Setup of exp/fjord:
==> flow/design.v (excerpt) <==
module cpu_top(
    input wire clk,
    input wire rst_n,
    input wire [31:0] rData,
    input wire [31:0] inst,
    output wire [31:0] pc,
    output wire [31:0] display,
    output wire [31:0] addr,
    output wire [31:0] wData,
    output wire wen,
    output wire [31:0] rdata_19
);
wire [31:0] rdata_19_out;
assign rdata_19 = rdata_19_out;
assign display = inst;
wire [31:0] npc;
wire npc_op;
wire [31:0] pc_4;
wire [2:0] sext_op;
wire [31:0] ext;
wire rf_we;
wire [31:0] regData_1;
wire [31:0] regData_2;
wire [31:0] regData_wb;
wire brun;
wire breq;
wire brlt;
wire bsel;
wire asel;
wire [31:0] alu_a;
wire [31:0] alu_b;
wire [31:0] alu_c;
wire [3:0] alu_op;
wire dram_we;
wire [31:0] dram_rd;
wire [1:0] wbsel;
assign alu_a = (Asel_EX_con==1)?rD1_EX_con:pc_EX_con;
assign alu_b = (Bsel_EX_con==1)?ext_EX_con:rD2_EX_con;
assign regData_wb = (WBsel_MEM_con==0)?pc4_MEM_con:((WBsel_MEM_con==1)?c_MEM_con:dram_rd);
assign addr=c_MEM_con;
assign wData=rD2_MEM_con;
assign wen = Dram_we_MEM_con;
assign dram_rd=rData;
wire [31:0]inst_ID_con;
wire [31:0]pc_ID_con,pc_EX_con;
wire [31:0]pc4_ID_con,pc4_EX_con,pc4_MEM_con;
wire [31:0]rD1_EX_con,rD2_EX_con,rD2_MEM_con;
wire [31:0]ext_EX_con;
wire [4:0]wR_EX_con,wR_MEM_con,wR_WB_con;
wire Asel_EX_con,Bsel_EX_con;
wire [3:0]Alu_op_EX_con;
wire RF_we_EX_con,RF_we_MEM_con,RF_we_WB_con;
wire Dram_we_EX_con,Dram_we_MEM_con;
wire [1:0]WBsel_EX_con,WBsel_MEM_con;
wire [31:0]c_MEM_con;
wire [31:0]RF_wd_WB_con;
wire [31:0]rD1_fw_con,rD2_fw_con;
wire stall_PC_con,stall_IF_ID_con;
wire flush_IF_ID_con,flush_ID_EX_con;
wire rD1_fw_op_con,rD2_fw_op_con;
wire rR1_use_con,rR2_use_con;
wire npc_op_EX_con;
hazard_ctrl U_hazard_ctrl(
    .wR_EX(wR_EX_con),
    .wR_MEM(wR_MEM_con),
    .wR_WB(wR_WB_con),
    .rf_we_EX(RF_we_EX_con),
    .rf_we_MEM(RF_we_MEM_con),
    .rf_we_WB(RF_we_WB_con),
    .rR1_ID(inst_ID_con[19:15]),
    .rR2_ID(inst_ID_con[24:20]),
    .pc4_EX(pc4_EX_con),
    .c_EX(alu_c),
  ...
Settings: LEC_CHECK=0, ABC_AREA=1, CAP_MARGIN=40, CELL_PAD_IN_SITES_DETAIL_PLACEMENT=2, CELL_PAD_IN_SITES_GLOBAL_PLACEMENT=2, CORE_MARGIN=2, CORE_UTILIZATION=42, CTS_CLUSTER_DIAMETER=27, GPL_ROUTABILITY_DRIVEN=0, GPL_TIMING_DRIVEN=0, HOLD_SLACK_MARGIN=-0.05, MAX_ROUTING_LAYER=met5, PLACE_DENSITY_LB_ADDON=0.17, SETUP_SLACK_MARGIN=-0.29, SLEW_MARGIN=0, TNS_END_PERCENT=35; clock period 6.51 ns.
run.sh (not shown) runs the stock make flow with config.mk's settings and CLKGATE_MAP_FILE=.
clock tree synthesis: exp/fjord exited with error
The inputs of exp/yarrow differ from those of exp/fjord as listed below.
==> flow/config.mk <==
export PLATFORM = sky130hd
export DESIGN_NAME = cpu_top
export DESIGN_NICKNAME = cpu_top
export VERILOG_FILES = /design/flow/design.v
export SDC_FILE = /design/flow/constraint.sdc
export NUM_CORES = 4
export LEC_CHECK = 0
export CAP_MARGIN = 20
export CORE_MARGIN = 2
export CORE_UTILIZATION = 30
export PLACE_DENSITY = 0.38
export SLEW_MARGIN = 20
==> flow/constraint.sdc <==
create_clock -name core_clock -period 8.5 [get_ports {clk}]
set_input_delay 1.7000 -clock core_clock [delete_from_list [all_inputs] [get_ports {clk}]]
set_output_delay 1.7000 -clock core_clock [all_outputs]
set_load 0.01 [all_outputs]
[summary]
- Across exp/fjord and exp/yarrow, a clean result was obtained everywhere but in exp/fjord.
- Higher number of unique standard cell types used by synthesis among exp/yarrow and exp/fjord: exp/yarrow
- [exp/yarrow] post-synthesis area per instance rose about 40% relative to exp/fjord
- Lower share of synthesized area spent on multiplexers goes to exp/fjord over exp/yarrow.
- Compared with exp/fjord, exp/yarrow shows post-synthesis share of cell area spent on xor and xnor gates higher by 0.46 points.
- Diff exp/fjord -> exp/yarrow: and-or/or-and share of the synthesized area has increased; overall die area saw an increase.


Starting RTL as in the previous note.
export LEC_CHECK = 0
export ABC_AREA = 1
export CAP_MARGIN = 35
export CELL_PAD_IN_SITES_DETAIL_PLACEMENT = 0
export CORE_MARGIN = 2
export CORE_UTILIZATION = 72
export CTS_CLUSTER_DIAMETER = 342
export CTS_CLUSTER_SIZE = 15
export MAX_ROUTING_LAYER = met5
export PLACE_DENSITY_LB_ADDON = 0.06
export SETUP_SLACK_MARGIN = 1.03
export SLEW_MARGIN = 20
create_clock -name core_clock -period 7.89 [get_ports {clk}]
The first run died in global routing (5_1_grt) with GRT-0116.
Edit:
==> flow/config.mk (replaced) <==
export PLATFORM = sky130hd
export DESIGN_NAME = cpu_top
export DESIGN_NICKNAME = cpu_top
export VERILOG_FILES = /design/flow/design.v
export SDC_FILE = /design/flow/constraint.sdc
export NUM_CORES = 4
export LEC_CHECK = 0
export ABC_AREA = 1
export CAP_MARGIN = 20
export CORE_MARGIN = 2
export CORE_UTILIZATION = 51
export PLACE_DENSITY = 0.38
export SLEW_MARGIN = 20
export TNS_END_PERCENT = 10
==> flow/constraint.sdc (replaced) <==
create_clock -name core_clock -period 4.61 [get_ports {clk}]
set_input_delay 0.9220 -clock core_clock [delete_from_list [all_inputs] [get_ports {clk}]]
set_output_delay 0.9220 -clock core_clock [all_outputs]
set_load 0.01 [all_outputs]
With this change the flow completed and failed the layout checks on setup timing.
Die area rose by 41%.
Synthesized area does not change.
Synthesized cell count stays the same.
Edit:
--- a/flow/config.mk
+++ b/flow/config.mk
@@ -7,8 +7,6 @@
 export LEC_CHECK = 0
-export ABC_AREA = 1
 export CAP_MARGIN = 20
 export CORE_MARGIN = 2
-export CORE_UTILIZATION = 51
+export CORE_UTILIZATION = 30
 export PLACE_DENSITY = 0.38
 export SLEW_MARGIN = 20
-export TNS_END_PERCENT = 10
==> flow/constraint.sdc (replaced) <==
create_clock -name core_clock -period 7.41 [get_ports {clk}]
set_input_delay 1.4820 -clock core_clock [delete_from_list [all_inputs] [get_ports {clk}]]
set_output_delay 1.4820 -clock core_clock [all_outputs]
set_load 0.01 [all_outputs]
After rerunning:
- The new run went through all stages and came out clean
- cell count decreases by 17%
- routed wire length came out higher by 13%
- final area goes down by 5.4%
- synthesized area shrinks by 2.6%
- flip-flop count is unchanged
- core utilization goes down by 27 points
Edit:
--- a/flow/config.mk
+++ b/flow/config.mk
@@ -9,3 +9,3 @@
 export CORE_MARGIN = 2
-export CORE_UTILIZATION = 30
+export CORE_UTILIZATION = 71
 export PLACE_DENSITY = 0.38
=> Now the flow did not get past global routing (5_1_grt), error GRT-0116. Synthesized cell count does not change. Die area falls by about 60%. Synthesized area stays the same.
Edit:
--- a/flow/config.mk
+++ b/flow/config.mk
@@ -7,6 +7,8 @@
 export LEC_CHECK = 0
+export ABC_AREA = 1
 export CAP_MARGIN = 20
 export CORE_MARGIN = 2
-export CORE_UTILIZATION = 71
+export CORE_UTILIZATION = 40
 export PLACE_DENSITY = 0.38
+export SETUP_SLACK_MARGIN = 1.12
 export SLEW_MARGIN = 20
==> flow/constraint.sdc (replaced) <==
create_clock -name core_clock -period 4.14 [get_ports {clk}]
set_input_delay 0.8280 -clock core_clock [delete_from_list [all_inputs] [get_ports {clk}]]
set_output_delay 0.8280 -clock core_clock [all_outputs]
set_load 0.01 [all_outputs]
Effect: The new run reached the layout checks and failed them: setup timing. Die area rose by well over a third. Synthesized area rose by a few percent. Synthesized cell count rose by well over a third.
